--- flow/run.sh ---
#!/bin/bash
# the make line also repeats each setting of config.mk as NAME=value (left out here)
make -C /OpenROAD-flow-scripts/flow DESIGN_CONFIG=/design/flow/config.mk WORK_HOME=/design/flow/orfs CLKGATE_MAP_FILE= finish
--- flow/config.mk ---
export PLATFORM = sky130hd
export DESIGN_NAME = matvecmult
export DESIGN_NICKNAME = matvecmult
export VERILOG_FILES = /design/flow/design.v
export SDC_FILE = /design/flow/constraint.sdc
export NUM_CORES = 4
export LEC_CHECK = 0
export ABC_AREA = 1
export CAP_MARGIN = 20
export CORE_ASPECT_RATIO = 0.5
export CORE_MARGIN = 2
export CORE_UTILIZATION = 72
export CTS_CLUSTER_DIAMETER = 371
export CTS_CLUSTER_SIZE = 94
export PLACE_DENSITY = 0.35
export SLEW_MARGIN = 20
--- flow/constraint.sdc ---
create_clock -name core_clock -period 5.23 [get_ports {CLK}]
set_input_delay 1.0460 -clock core_clock [delete_from_list [all_inputs] [get_ports {CLK}]]
set_output_delay 1.0460 -clock core_clock [all_outputs]
set_load 0.01 [all_outputs]
--- flow/design.v ---
module matvecmult(
    CLK,
    RST,
    vector_x,
    vector_b,
    vector_y,
    Q,
    A,
    finish
);
input               CLK;
input               RST;
input       [127:0]	vector_x;
input       [127:0]	vector_b;
output  reg [127:0]	vector_y;
input       [127:0]	Q;
output  reg [3:0]   A;
output  reg         finish;
integer i;
integer j;
reg [7:0] vector_x_w[0:15],vector_x_r[0:15];
reg [7:0] vector_b_w[0:15],vector_b_r[0:15];
reg [7:0] vector_y_w[0:15],vector_y_r[0:15];
reg [7:0] part_matrix_a_w[0:15],part_matrix_a_r[0:15];
reg       finish_w,finish_r;
reg [3:0] counter_w,counter_r;
reg [7:0] temp;
always @(*) begin
    vector_x_w[0] = vector_x[7:0];
    vector_x_w[1] = vector_x[15:8];
    vector_x_w[2] = vector_x[23:16];
    vector_x_w[3] = vector_x[31:24];
    vector_x_w[4] = vector_x[39:32];
    vector_x_w[5] = vector_x[47:40];
    vector_x_w[6] = vector_x[55:48];
    vector_x_w[7] = vector_x[63:56];
    vector_x_w[8] = vector_x[71:64];
    vector_x_w[9] = vector_x[79:72];
    vector_x_w[10] = vector_x[87:80];
    vector_x_w[11] = vector_x[95:88];
    vector_x_w[12] = vector_x[103:96];
    vector_x_w[13] = vector_x[111:104];
    vector_x_w[14] = vector_x[119:112];
    vector_x_w[15] = vector_x[127:120];
    vector_b_w[0] = vector_b[7:0];
    vector_b_w[1] = vector_b[15:8];
    vector_b_w[2] = vector_b[23:16];
    vector_b_w[3] = vector_b[31:24];
    vector_b_w[4] = vector_b[39:32];
    vector_b_w[5] = vector_b[47:40];
    vector_b_w[6] = vector_b[55:48];
    vector_b_w[7] = vector_b[63:56];
    vector_b_w[8] = vector_b[71:64];
    vector_b_w[9] = vector_b[79:72];
    vector_b_w[10] = vector_b[87:80];
    vector_b_w[11] = vector_b[95:88];
    vector_b_w[12] = vector_b[103:96];
    vector_b_w[13] = vector_b[111:104];
    vector_b_w[14] = vector_b[119:112];
    vector_b_w[15] = vector_b[127:120];
    part_matrix_a_w[0] = Q[7:0];
    part_matrix_a_w[1] = Q[15:8];
    part_matrix_a_w[2] = Q[23:16];
    part_matrix_a_w[3] = Q[31:24];
    part_matrix_a_w[4] = Q[39:32];
    part_matrix_a_w[5] = Q[47:40];
    part_matrix_a_w[6] = Q[55:48];
    part_matrix_a_w[7] = Q[63:56];
    part_matrix_a_w[8] = Q[71:64];
    part_matrix_a_w[9] = Q[79:72];
    part_matrix_a_w[10] = Q[87:80];
    part_matrix_a_w[11] = Q[95:88];
    part_matrix_a_w[12] = Q[103:96];
    part_matrix_a_w[13] = Q[111:104];
    part_matrix_a_w[14] = Q[119:112];
    part_matrix_a_w[15] = Q[127:120];
    for(i=0;i<=15;i=i+1) begin
        vector_y_w[i] = vector_y_r[i];
    end
    temp =  2*part_matrix_a_w[15]*vector_x_w[0]+
            2*part_matrix_a_w[14]*vector_x_w[1]+
            2*part_matrix_a_w[13]*vector_x_w[2]+
            2*part_matrix_a_w[12]*vector_x_w[3]+
            2*part_matrix_a_w[11]*vector_x_w[4]+
            2*part_matrix_a_w[10]*vector_x_w[5]+
            2*part_matrix_a_w[9]*vector_x_w[6]+
            2*part_matrix_a_w[8]*vector_x_w[7]+
            2*part_matrix_a_w[7]*vector_x_w[8]+
            2*part_matrix_a_w[6]*vector_x_w[9]+
            2*part_matrix_a_w[5]*vector_x_w[10]+
            2*part_matrix_a_w[4]*vector_x_w[11]+
            2*part_matrix_a_w[3]*vector_x_w[12]+
            2*part_matrix_a_w[2]*vector_x_w[13]+
            2*part_matrix_a_w[1]*vector_x_w[14]+
            2*part_matrix_a_w[0]*vector_x_w[15];
    finish_w = 1'b0;
    counter_w = counter_r;
    if(RST)
        counter_w = 1'b0;
    else if(counter_r<4'b1111) begin
        i = counter_r;
        vector_y_w[i] = vector_y_r[i]+temp+vector_b_w[i];
        counter_w = counter_r+1'b1;
    end
    else begin
        finish_w = 1'b1;
        if(finish_r==1'b0)
            vector_y_w[15] = vector_y_r[15]+temp+vector_b_w[15];
        else
            vector_y_w[15] = vector_y_r[15];
    end
    finish = finish_r;
    A = counter_w;
    vector_y = {vector_y_r[15],vector_y_r[14],vector_y_r[13],vector_y_r[12],vector_y_r[11],vector_y_r[10],vector_y_r[9],vector_y_r[8],vector_y_r[7],vector_y_r[6],vector_y_r[5],vector_y_r[4],vector_y_r[3],vector_y_r[2],vector_y_r[1],vector_y_r[0]};
end
always @(posedge CLK or posedge RST) begin
    if (RST) begin
        counter_r <= 1'b0;
        finish_r <= 1'b0;
        for(i=0;i<=15;i=i+1) begin
            part_matrix_a_r[i]<=1'b0;
            vector_y_r[i]<=1'b0;
        end
    end
    else begin
        counter_r <= counter_w;
        finish_r <= finish_w;
        for(i=0;i<=15;i=i+1) begin
            part_matrix_a_r[i]<=part_matrix_a_w[i];
            vector_y_r[i]<=vector_y_w[i];
        end
    end
end
endmodule
==> results of run 1 <==
[through the flow]
stage,setup slack (ns),area (um^2),cells
global placement,-4.50,29800,4269
floorplan,-3.61,22400,3138
==> summary.txt, run 1 <==
run metrics: outcome did not finish, Stopped at detailed placement (3_5_place_dp), tool error [ERROR DPL-0033] detailed placement checks failed during check placement., placer's final routability congestion estimate 1.10, chip area 31800 um^2, area fraction in mux cells 0%, Async S/R FF share, synth 100%, Floorplan Utilization 72.7%, number of register bits inferred by synthesis 133, Synth area leader nand2_1, top cells by area nand2_1, fa_1, dfrtp_1, ha_1, inv_1, Main logic family adder cells, Core ar. 30100 um^2, Die Ht 127 um, synth cell count leaders nand2_1, inv_1, ha_1, fa_1, nand3_1, Syn Inst Count 3138, Synth warnings 7, EDFF count, synth 0, buffers added on ports 486, ys cells 3138, Post-Synth Simple-Gate Area 26.6%, syn nets 3961, yosys synthesis chip area 21800 um^2, Synth Area per Inst 6.96 um^2, Synth cell types 45, Die W 250 um, top-count cell post-synth nand2_1, FA/HA/MAJ Cells, Area Fraction 31.9%, Seq share, synth 15.2%, Top-area cell share 18.6%, top_reg_cell synth dfrtp_1, I/O pin count 519, row cnt 45, Cell Area, Synth 21800 um^2, AO/OA Area Share 6.92%, XOR Share, Synth 6.06%
==> run 2, diff against run 1 <==
- ABC_AREA: 1 -> unset
- CORE_ASPECT_RATIO: 0.5 -> unset
- CORE_UTILIZATION: 72 -> 65
- CTS_CLUSTER_DIAMETER: 371 -> 279
- CTS_CLUSTER_SIZE: 94 -> 99
- PLACE_DENSITY: 0.35 -> 0.36
- clock period: 5.23 -> 7.37 ns (I/O delays scaled with it)
==> summary.txt, run 2 <==
run metrics: buffers added on ports 486 (unchanged), EDFF count, synth 0 (unchanged), XOR Share, Synth 12.3% (+6.2 points), Synth warnings 7 (unchanged), tool error [ERROR DPL-0033] detailed placement checks failed during check placement., Synth Area per Inst 9.38 um^2 (+35%), Stopped at clock tree synthesis (4_1_cts), Die W 179 um (-28%), Die Ht 179 um (+41%), hpwl dp 66800 um, Synth area leader fa_1, yosys synthesis chip area 19900 um^2 (-8.8%), FA/HA/MAJ Cells, Area Fraction 35.0% (+3.1 points), Main logic family adder cells, area fraction in mux cells 5.43% (+5.4 points), Top-area cell share 20.0% (+1.4 points), chip area 32100 um^2 (+0.71%), outcome did not finish, top_reg_cell synth dfrtp_1, Post-Synth Simple-Gate Area 15.7% (-11 points), ys cells 2124 (-32%), synth cell count leaders and2_1, inv_1, ha_1, nand2_1, fa_1, I/O pin count 519 (unchanged), Seq share, synth 16.7% (+1.5 points), Floorplan Utilization 65.6% (-7.0 points), Core ar. 30300 um^2 (+0.94%), top cells by area fa_1, dfrtp_1, ha_1, xnor2_1, and2_1, number of register bits inferred by synthesis 133 (unchanged), Async S/R FF share, synth 100% (unchanged), Synth cell types 48 (+6.7%), placer's final routability congestion estimate 1.06 (-3.4%), row cnt 64 (+42%), dpl ws -3.22 ns, syn nets 2947 (-26%), AO/OA Area Share 8.94% (+2.0 points), Cell Area, Synth 19900 um^2 (-8.8%), Syn Inst Count 2124 (-32%), top-count cell post-synth and2_1
[run 2: stage by stage]
step / instances / power [uW] / area, um^2
2_1_floorplan: 2124 / 32400 / 20400
3_3_place_gp: 3180 / 42100 / 27300
3_5_place_dp: 3180 / 43200 / 27300
No activity file was given, so power comes from the tool's default toggle rates.
